lagoon:
// isc_cpu_top
module isc_cpu_top
(
     clk_i
    ,rst_i
    ,rst_rom_i
    ,mode_sel_i
    ,en_w_rom_i
    ,w_rom_addr_i
    ,w_rom_data_i
    ,instruction_i
    ,reg_watcher_o
    ,pc_o
    ,wb_en_o
    ,wb_addr_1_o
    ,wb_data_1_o
    ,wb_addr_2_o
    ,wb_data_2_o
);
    input clk_i;
    input rst_i;
    input rst_rom_i;
    input mode_sel_i;
    input en_w_rom_i;
    input [15:0] w_rom_addr_i;
    input [31:0] w_rom_data_i;
    input [31:0] instruction_i;
    output [7:0] reg_watcher_o;
    output [15:0] pc_o;
    output wb_en_o;
    output [4:0] wb_addr_1_o;
    output [7:0] wb_data_1_o;
    output [4:0] wb_addr_2_o;
    output [7:0] wb_data_2_o;
wire [15:0] pc_s30;
wire [1:0] pc_sgin_s12;
wire [1:0] pc_sgin_s23;
wire [31:0] rom_inst_s12;
wire [31:0] inst_s12;
wire [7:0] alu_s12;
wire [1:0] reg_s12;
wire imm_s12;
wire mem_s12;
wire [4:0] r_reg_addr_1_s12;
wire [4:0] r_reg_addr_2_s12;
wire [4:0] r_reg_addr_3_s12;
wire [4:0] r_reg_addr_4_s12;
wire [15:0] r_ram_addr_s12;
wire [7:0] imm_data_1_s12;
wire [7:0] imm_data_2_s12;
wire [7:0] npu_ram_addr_s12;
wire [4:0] npu_w_reg_addr_s12;
wire [7:0] alu_s23;
wire [1:0] reg_s23;
wire imm_s23;
wire mem_s23;
wire [4:0] r_reg_addr_1_s23;
wire [4:0] r_reg_addr_2_s23;
wire [4:0] r_reg_addr_3_s23;
  ...
Settings: LEC_CHECK=0, CAP_MARGIN=20, CORE_MARGIN=2, CORE_UTILIZATION=62, CTS_CLUSTER_DIAMETER=262, PLACE_DENSITY=0.6, SLEW_MARGIN=20; clock period 13.8 ns.
run.sh (not shown) runs the stock make flow with config.mk's settings and CLKGATE_MAP_FILE=.
lagoon: all stages done; final checks FAILED (setup timing).
The inputs of willow differ from those of lagoon as listed below.
# lagoon
export LEC_CHECK = 0
export CAP_MARGIN = 20
export CORE_MARGIN = 2
export CORE_UTILIZATION = 62
export CTS_CLUSTER_DIAMETER = 262
export PLACE_DENSITY = 0.6
export SLEW_MARGIN = 20
create_clock -name core_clock -period 13.8 [get_ports {clk_i}]
# willow
export LEC_CHECK = 0
export CAP_MARGIN = 20
export CORE_MARGIN = 2
export CORE_UTILIZATION = 70
export CTS_CLUSTER_DIAMETER = 184
export CTS_CLUSTER_SIZE = 14
export PLACE_DENSITY_LB_ADDON = 0.3
export SLEW_MARGIN = 20
create_clock -name core_clock -period 18.0 [get_ports {clk_i}]
None of the runs willow and lagoon ends with a clean layout.
Every stage of lagoon finished as expected; the final checks, on the other hand, flagged setup timing, which means the layout fails.
Taking lagoon as the reference, in willow horizontal die dimension decreased by 5.8% relative to the old numbers; area growth from synthesis to final layout went down 2.4 points; final worst setup slack went up; wire length of the first global-routing pass increased 2.7 mm.
Min design area across willow and lagoon: willow
For yarrow, these inputs were changed with respect to willow:
# willow
export LEC_CHECK = 0
export CAP_MARGIN = 20
export CORE_MARGIN = 2
export CORE_UTILIZATION = 70
export CTS_CLUSTER_DIAMETER = 184
export CTS_CLUSTER_SIZE = 14
export PLACE_DENSITY_LB_ADDON = 0.3
export SLEW_MARGIN = 20
create_clock -name core_clock -period 18.0 [get_ports {clk_i}]
# yarrow
export LEC_CHECK = 0
export CAP_MARGIN = 20
export CORE_MARGIN = 2
export CORE_UTILIZATION = 72
export CTS_CLUSTER_DIAMETER = 262
export CTS_CLUSTER_SIZE = 14
export PLACE_DENSITY_LB_ADDON = 0.19
export SETUP_SLACK_MARGIN = 1.4
export SLEW_MARGIN = 20
create_clock -name core_clock -period 9.13 [get_ports {clk_i}]
[summary]
Met1 track utilization from global routing: yarrow > willow
Comparing willow and yarrow, routing usage on met2 is lower on willow.
When yarrow is set beside willow, its fraction of the cycle the final worst path needs turns out to be 130 points larger.
Against willow, yarrow comes in 7.9% higher on number of clock buffer instances in the layout.
Measured against each other, willow and yarrow differ in post-route worst hold slack, the lower figure coming from willow.
yarrow -> stages 100% | layout checks FAIL | setup timing
Per the comparison of yarrow with willow, global-route usage saw an increase; area of all placed cells without fillers rose by 470 µm²; critical path depth picked up an extra 0.84%.
## Diff of input files: nickel against yarrow
# yarrow
export LEC_CHECK = 0
export CAP_MARGIN = 20
export CORE_MARGIN = 2
export CORE_UTILIZATION = 72
export CTS_CLUSTER_DIAMETER = 262
export CTS_CLUSTER_SIZE = 14
export PLACE_DENSITY_LB_ADDON = 0.19
export SETUP_SLACK_MARGIN = 1.4
export SLEW_MARGIN = 20
create_clock -name core_clock -period 9.13 [get_ports {clk_i}]
# nickel
export LEC_CHECK = 0
export CAP_MARGIN = 40
export CORE_MARGIN = 2
export CORE_UTILIZATION = 72
export CTS_CLUSTER_SIZE = 50
export PLACE_DENSITY = 0.62
export SETUP_SLACK_MARGIN = -0.41
export SLEW_MARGIN = 20
create_clock -name core_clock -period 21.4 [get_ports {clk_i}]
nickel: complete, dirty (setup timing)
Taking yarrow as the reference, in nickel area overhead of the layout relative to synthesis grew by 3.0 points; final area grew by about 2.6%.
First-pass GRT wire length (nickel over yarrow): decrease, 25 mm
Via count, nickel vs yarrow: down by a few percent
nickel packs its core tighter than yarrow.
From yarrow to nickel the numbers moved as follows: total wire length after detailed routing fell 5.5%, register area about even, met1 routing resource usage after global routing shrank by 4.5 points.
Setup changes, nickel to pepper
# nickel
export LEC_CHECK = 0
export CAP_MARGIN = 40
export CORE_MARGIN = 2
export CORE_UTILIZATION = 72
export CTS_CLUSTER_SIZE = 50
export PLACE_DENSITY = 0.62
export SETUP_SLACK_MARGIN = -0.41
export SLEW_MARGIN = 20
create_clock -name core_clock -period 21.4 [get_ports {clk_i}]
# pepper
export LEC_CHECK = 0
export CAP_MARGIN = 20
export CORE_MARGIN = 2
export CORE_UTILIZATION = 72
export HOLD_SLACK_MARGIN = -0.09
export PLACE_DENSITY = 0.66
export SETUP_SLACK_MARGIN = 2.7
export SLEW_MARGIN = 20
export TNS_END_PERCENT = 5
create_clock -name core_clock -period 19.4 [get_ports {clk_i}]
No final results exist for pepper, since it was stopped by error GRT-0228 during global routing (5_1_grt). Re post-synthesis xor/xnor area fraction: no difference whatsoever between nickel and pepper. Re Yosys chip area: no difference whatsoever between pepper and nickel. Looking at number of post-CTS setup repair buffers, pepper sits 24 above nickel. Of pepper and nickel, pepper shows the higher number of buffers inserted during clock tree synthesis, with nickel below it. Against nickel, pepper comes in about 8% higher on half-perimeter wire length after placement.


isc_cpu_top again, from the RTL that the note above started with.
## isc_cpu_top
module isc_cpu_top
(
     clk_i
    ,rst_i
    ,rst_rom_i
    ,mode_sel_i
    ,en_w_rom_i
    ,w_rom_addr_i
    ,w_rom_data_i
    ,instruction_i
    ,reg_watcher_o
    ,pc_o
    ,wb_en_o
    ,wb_addr_1_o
    ,wb_data_1_o
    ,wb_addr_2_o
    ,wb_data_2_o
);
Settings: LEC_CHECK=0, ABC_AREA=1, CAP_MARGIN=10, CORE_ASPECT_RATIO=1.34, CORE_MARGIN=2, CORE_UTILIZATION=72, CTS_CLUSTER_SIZE=99, PLACE_DENSITY=0.6, SETUP_SLACK_MARGIN=1.59, SLEW_MARGIN=20; clock period 19.2 ns.
The starting point aborted during global routing (5_1_grt) with ODB-0269.
==> next run, changes <==
- ABC_AREA: 1 -> not set
- CAP_MARGIN: 10 -> 20
- CORE_ASPECT_RATIO: 1.34 -> not set
- CORE_UTILIZATION: 72 -> 40
- CTS_CLUSTER_SIZE: 99 -> not set
- SETUP_SLACK_MARGIN: 1.59 -> not set
- clock period: 19.2 -> 49.9 ns (I/O delays scaled with it)
=> The new run finished clean; die area is higher by well over a third; synthesized area is higher by a few percent; synthesized cell count is lower by about a fifth.
==> next run, changes <==
- CORE_UTILIZATION: 40 -> 59
- clock period: 49.9 -> 19.2 ns (I/O delays scaled with it)
The changed run completed and failed the layout checks on setup timing.
Maximum frequency went up by about 40%.
Routed wire length came out higher by 1.2%.
Critical path depth goes up by 10.
Synthesized cell count stays the same.
Area after synthesis stays the same.
Design area came out higher by about 4.3%.
==> next run, changes <==
- CORE_UTILIZATION: 59 -> 62
- clock period: 19.2 -> 34.3 ns (I/O delays scaled with it)
Now the flow finished clean.
Final area drops by 5.6%.
Synthesized cell count is unchanged.
Via count drops by 3.9%.
Critical path depth drops by 8.


isc_cpu_top again, from the RTL that the note above started with.
make LEC_CHECK=0 ABC_AREA=1 CAP_MARGIN=0 CELL_PAD_IN_SITES_GLOBAL_PLACEMENT=0 CORE_MARGIN=2 CORE_UTILIZATION=65 CTS_CLUSTER_DIAMETER=274 MAX_ROUTING_LAYER=met4 MIN_ROUTING_LAYER=met1 PLACE_DENSITY_LB_ADDON=0.04 SETUP_SLACK_MARGIN=3.21 SLEW_MARGIN=20 finish   # period 23.6 ns
The starting point completed, yet does not pass: setup timing.
==> next run, changes <==
--- a/flow/config.mk
+++ b/flow/config.mk
@@ -7,3 +7,3 @@
 export LEC_CHECK = 0
-export ABC_AREA = 1
+export ABC_AREA = 0
 export CAP_MARGIN = 0
@@ -12,7 +12,5 @@
 export CORE_UTILIZATION = 65
-export CTS_CLUSTER_DIAMETER = 274
-export MAX_ROUTING_LAYER = met4
 export MIN_ROUTING_LAYER = met1
 export PLACE_DENSITY_LB_ADDON = 0.04
-export SETUP_SLACK_MARGIN = 3.21
+export SETUP_SLACK_MARGIN = -1.87
 export SLEW_MARGIN = 20
==> flow/constraint.sdc (replaced) <==
create_clock -name core_clock -period 37.4 [get_ports {clk_i}]
set_input_delay 7.4800 -clock core_clock [delete_from_list [all_inputs] [get_ports {clk_i}]]
set_output_delay 7.4800 -clock core_clock [all_outputs]
set_load 0.01 [all_outputs]
Result: With this change the flow ran to the end with no violations. Wire length is lower by about 12%. Die size is higher by about 2.3%. Global-route usage is lower by 6.9 points. Clock-buffer cell count is higher by 5. Worst hold slack is about the same. Worst setup slack is better by 4.6 ns. Maximum frequency is lower by about 28%. Area after synthesis is higher by 2.4%. Cell count is lower by about 20%.
==> next run, changes <==
==> flow/config.mk (replaced) <==
export PLATFORM = sky130hd
export DESIGN_NAME = isc_cpu_top
export DESIGN_NICKNAME = isc_cpu_top
export VERILOG_FILES = /design/flow/design.v
export SDC_FILE = /design/flow/constraint.sdc
export NUM_CORES = 4
export LEC_CHECK = 0
export CAP_MARGIN = 20
export CORE_MARGIN = 2
export CORE_UTILIZATION = 72
export HOLD_SLACK_MARGIN = -0.09
export PLACE_DENSITY = 0.66
export SLEW_MARGIN = 20
export TNS_END_PERCENT = 5
==> flow/constraint.sdc (replaced) <==
create_clock -name core_clock -period 20.7 [get_ports {clk_i}]
set_input_delay 4.1400 -clock core_clock [delete_from_list [all_inputs] [get_ports {clk_i}]]
set_output_delay 4.1400 -clock core_clock [all_outputs]
set_load 0.01 [all_outputs]
This time the run finished with setup timing left.
Wire length goes up by roughly a tenth.
Die area decreases by roughly a tenth.
Synthesized cell count stays the same.
Setup slack degrades by 8.0 ns.
Register-to-register slack is worse by 8.0 ns.
==> next run, changes <==
--- a/flow/config.mk
+++ b/flow/config.mk
@@ -9,6 +9,4 @@
 export CORE_MARGIN = 2
-export CORE_UTILIZATION = 72
-export HOLD_SLACK_MARGIN = -0.09
-export PLACE_DENSITY = 0.66
+export CORE_UTILIZATION = 58
+export SETUP_SLACK_MARGIN = 5.0
 export SLEW_MARGIN = 20
-export TNS_END_PERCENT = 5
==> flow/constraint.sdc (replaced) <==
create_clock -name core_clock -period 22.5 [get_ports {clk_i}]
set_input_delay 4.5000 -clock core_clock [delete_from_list [all_inputs] [get_ports {clk_i}]]
set_output_delay 4.5000 -clock core_clock [all_outputs]
set_load 0.01 [all_outputs]
Result:
- The changed run reached the layout checks and failed them: setup timing
- setup slack improves by 2.2 ns
- die size grows by about 24%
- core utilization shrinks by 15 points
- cell area grows by about 1.6%
- final cell count grows by about 5%
- routed wire length shrinks by about 8%
- clock skew shrinks by 0.043 ns
- clock-buffer cell count grows by 17
- first-iteration DRC count shrinks by about 40%
==> next run, changes <==
--- a/flow/config.mk
+++ b/flow/config.mk
@@ -9,4 +9,4 @@
 export CORE_MARGIN = 2
-export CORE_UTILIZATION = 58
-export SETUP_SLACK_MARGIN = 5.0
+export CORE_UTILIZATION = 10
+export PLACE_DENSITY = 0.6
 export SLEW_MARGIN = 20
==> flow/constraint.sdc (replaced) <==
create_clock -name core_clock -period 42.9 [get_ports {clk_i}]
set_input_delay 8.5800 -clock core_clock [delete_from_list [all_inputs] [get_ports {clk_i}]]
set_output_delay 8.5800 -clock core_clock [all_outputs]
set_load 0.01 [all_outputs]
What happened: With this change the flow went through all stages and came out clean. Setup slack gets better by 11 ns. Final area climbs by about 7%. Clock skew climbs by 0.032 ns. Via count drops by 2.8%. Routed wire length climbs by 11%.
==> next run, changes <==
--- a/flow/config.mk
+++ b/flow/config.mk
@@ -7,6 +7,9 @@
 export LEC_CHECK = 0
-export CAP_MARGIN = 20
+export ABC_AREA = 1
+export CAP_MARGIN = 10
 export CORE_MARGIN = 2
-export CORE_UTILIZATION = 10
+export CORE_UTILIZATION = 72
 export PLACE_DENSITY = 0.6
+export SETUP_SLACK_MARGIN = -1.82
 export SLEW_MARGIN = 20
+export TNS_END_PERCENT = 5
==> flow/constraint.sdc (replaced) <==
create_clock -name core_clock -period 19.2 [get_ports {clk_i}]
set_input_delay 3.8400 -clock core_clock [delete_from_list [all_inputs] [get_ports {clk_i}]]
set_output_delay 3.8400 -clock core_clock [all_outputs]
set_load 0.01 [all_outputs]
- With this change the flow aborted during global routing (5_1_grt)
- area after synthesis is lower by 2.3%
- synthesized cell count is higher by 30%
- die size is lower by 86%
